==> inputs of 05-17 <==
Design top_cmd_uart, start of the top module:
module top_cmd_uart #(
    parameter integer CLOCK_FREQ = 100_000_000,
    parameter integer BAUD_RATE  = 115200
)(
    input  logic       clk,
    input  logic       reset,
    input  logic       RxD,
    output logic       TxD,
    output logic [7:0] led
);
    logic [7:0] rx_byte;
    logic       rx_valid;
    Rx #(
        .clk_freq  (CLOCK_FREQ),
        .baud_rate (BAUD_RATE)
    ) u_rx (
        .clk_fpga   (clk),
        .reset      (reset),
        .RxD        (RxD),
        .RxData     (rx_byte),
        .data_valid (rx_valid)
    );
    logic [7:0] tx_data;
    logic       tx_start;
    logic       tx_free;
    Tx #(
        .CLOCK_FREQ (CLOCK_FREQ),
        .BAUD_RATE  (BAUD_RATE)
    ) u_tx (
        .clk    (clk),
        .reset  (reset),
        .ready  (tx_start),
        .tx_data(tx_data),
        .TxD    (TxD),
        .tdre   (tx_free)
    );
    logic       cmd_ready;
    logic       seq_sel;      
    logic [7:0] n_value;
    logic       cmd_ack;
    command_parser u_parser (
        .clk      (clk),
        .reset    (reset),
        .rx_byte  (rx_byte),
        .rx_valid (rx_valid),
        .cmd_ack  (cmd_ack),
        .cmd_ready(cmd_ready),
        .seq_sel  (seq_sel),
        .n_value  (n_value)
    );
    logic        pad_start, pad_done;
    logic [31:0] pad_res;
    padovan_unit u_pad (
  ...
make LEC_CHECK=0 ABC_AREA=1 CAP_MARGIN=30 CELL_PAD_IN_SITES_DETAIL_PLACEMENT=1 CELL_PAD_IN_SITES_GLOBAL_PLACEMENT=3 CORE_ASPECT_RATIO=0.65 CORE_MARGIN=9 CORE_UTILIZATION=72 CTS_CLUSTER_DIAMETER=341 CTS_CLUSTER_SIZE=22 GPL_ROUTABILITY_DRIVEN=0 GPL_TIMING_DRIVEN=1 MAX_ROUTING_LAYER=met4 MIN_ROUTING_LAYER=met2 PLACE_DENSITY_LB_ADDON=0.15 SETUP_SLACK_MARGIN=1.01 SLEW_MARGIN=25 TNS_END_PERCENT=10 finish   # period 6.53 ns
run.sh (not shown) runs the stock make flow with config.mk's settings and CLKGATE_MAP_FILE=.
==> 04-24 (differences from 05-17) <==
Settings changed: CAP_MARGIN 30 to 20, CELL_PAD_IN_SITES_DETAIL_PLACEMENT 1 to default, CELL_PAD_IN_SITES_GLOBAL_PLACEMENT 3 to default, CORE_ASPECT_RATIO 0.65 to default, CORE_MARGIN 9 to 2, CTS_CLUSTER_DIAMETER 341 to default, CTS_CLUSTER_SIZE 22 to default, GPL_ROUTABILITY_DRIVEN 0 to default, GPL_TIMING_DRIVEN 1 to default, MAX_ROUTING_LAYER met4 to default, MIN_ROUTING_LAYER met2 to default, PLACE_DENSITY_LB_ADDON 0.15 to default, SETUP_SLACK_MARGIN 1.01 to 0.47, SLEW_MARGIN 25 to 20, TNS_END_PERCENT 10 to 5.
==> flow/constraint.sdc (replaced) <==
create_clock -name core_clock -period 2.56 [get_ports {clk}]
set_input_delay 0.5120 -clock core_clock [delete_from_list [all_inputs] [get_ports {clk}]]
set_output_delay 0.5120 -clock core_clock [all_outputs]
set_load 0.01 [all_outputs]
==> flow_metrics.env <==
# yosys + openroad results
export IMPL_error="[ERROR FLW-0024] Place density exceeds 1.0 (current PLACE_DENSITY_LB_ADDON =  0.15). Please check if the value of  PLACE_DENSITY_LB_ADDON is between 0 and 0.99."
export IMPL_stop_stage="global placement without I/O (3_1_place_gp_skip_io)"
export IMPL_synth_main_ff_cell="dfrtp_1"
export IMPL_dieHeight_um=137
export IMPL_die_w_um=201
export IMPL_core_area_mm2=0.0208
export IMPL_initCoreUtil_pct=75.0
export IMPL_status="aborted with a tool error"
-- figures above: 05-17

==> flow_metrics.env <==
# physical design summary
export IMPL_die_w_um=151
export IMPL_status="failed layout checks"
export IMPL_setup_violations_final=3
export IMPL_dieHeight_um=151
export IMPL_core_area_mm2=0.0212
export IMPL_failed_checks="setup timing"
export IMPL_final_setup_worst_slack_ns=-0.0863
-- figures above: 04-24



==> build 58 <==
Starting RTL as in the previous note.
==> flow/config.mk <==
export PLATFORM = sky130hd
export DESIGN_NAME = top_cmd_uart
export DESIGN_NICKNAME = top_cmd_uart
export VERILOG_FILES = /design/flow/design.v
export SDC_FILE = /design/flow/constraint.sdc
export NUM_CORES = 4
export LEC_CHECK = 0
export ABC_AREA = 1
export CAP_MARGIN = 5
export CELL_PAD_IN_SITES_DETAIL_PLACEMENT = 1
export CORE_MARGIN = 9
export CORE_UTILIZATION = 33
export GPL_ROUTABILITY_DRIVEN = 1
export GPL_TIMING_DRIVEN = 0
export MAX_ROUTING_LAYER = met5
export PLACE_DENSITY_LB_ADDON = 0.15
export SETUP_SLACK_MARGIN = 1.01
export SLEW_MARGIN = 20
==> flow/constraint.sdc <==
create_clock -name core_clock -period 4.55 [get_ports {clk}]
set_input_delay 0.9100 -clock core_clock [delete_from_list [all_inputs] [get_ports {clk}]]
set_output_delay 0.9100 -clock core_clock [all_outputs]
set_load 0.01 [all_outputs]
==> trial 24 (differences from build 58) <==
- CAP_MARGIN: 5 -> 20
- CELL_PAD_IN_SITES_DETAIL_PLACEMENT: 1 -> unset
- CORE_MARGIN: 9 -> 2
- CORE_UTILIZATION: 33 -> 72
- CTS_CLUSTER_SIZE: unset -> 14
- GPL_ROUTABILITY_DRIVEN: 1 -> unset
- GPL_TIMING_DRIVEN: 0 -> unset
- MAX_ROUTING_LAYER: met5 -> unset
- PLACE_DENSITY_LB_ADDON: 0.15 -> unset
- SETUP_SLACK_MARGIN: 1.01 -> unset
==> flow/constraint.sdc (replaced) <==
create_clock -name core_clock -period 2.25 [get_ports {clk}]
set_input_delay 0.4500 -clock core_clock [delete_from_list [all_inputs] [get_ports {clk}]]
set_output_delay 0.4500 -clock core_clock [all_outputs]
set_load 0.01 [all_outputs]
==> trial 73 (differences from build 58) <==
- ABC_AREA: 1 -> unset
- CAP_MARGIN: 5 -> 20
- CELL_PAD_IN_SITES_DETAIL_PLACEMENT: 1 -> unset
- CORE_MARGIN: 9 -> 2
- CORE_UTILIZATION: 33 -> 72
- GPL_ROUTABILITY_DRIVEN: 1 -> unset
- GPL_TIMING_DRIVEN: 0 -> unset
- MAX_ROUTING_LAYER: met5 -> unset
- PLACE_DENSITY_LB_ADDON: 0.15 -> unset
- SETUP_SLACK_MARGIN: 1.01 -> -0.26
==> flow/constraint.sdc (replaced) <==
create_clock -name core_clock -period 2.59 [get_ports {clk}]
set_input_delay 0.5180 -clock core_clock [delete_from_list [all_inputs] [get_ports {clk}]]
set_output_delay 0.5180 -clock core_clock [all_outputs]
set_load 0.01 [all_outputs]
==> notes <==
Against trial 24, the clock-buffer cell count of build 58 is higher by 10. Between trial 24 and trial 73, the lower wire length is in trial 73 (gap 10%, measured against trial 73). Clock skew: build 58 > trial 24 > trial 73. The highest setup slack belongs to build 58, the lowest to trial 24. Trial 73 finished but failed the layout checks on negative setup slack. Build 58 ran to the end with no violations. Trial 24 produced a layout that fails on negative setup slack. The highest hold slack belongs to trial 24, the lowest to build 58. Global-route usage: build 58 < trial 73 < trial 24. Between trial 24 and trial 73, the lower sequential share of layout area is in trial 24 (gap 2.3 points).
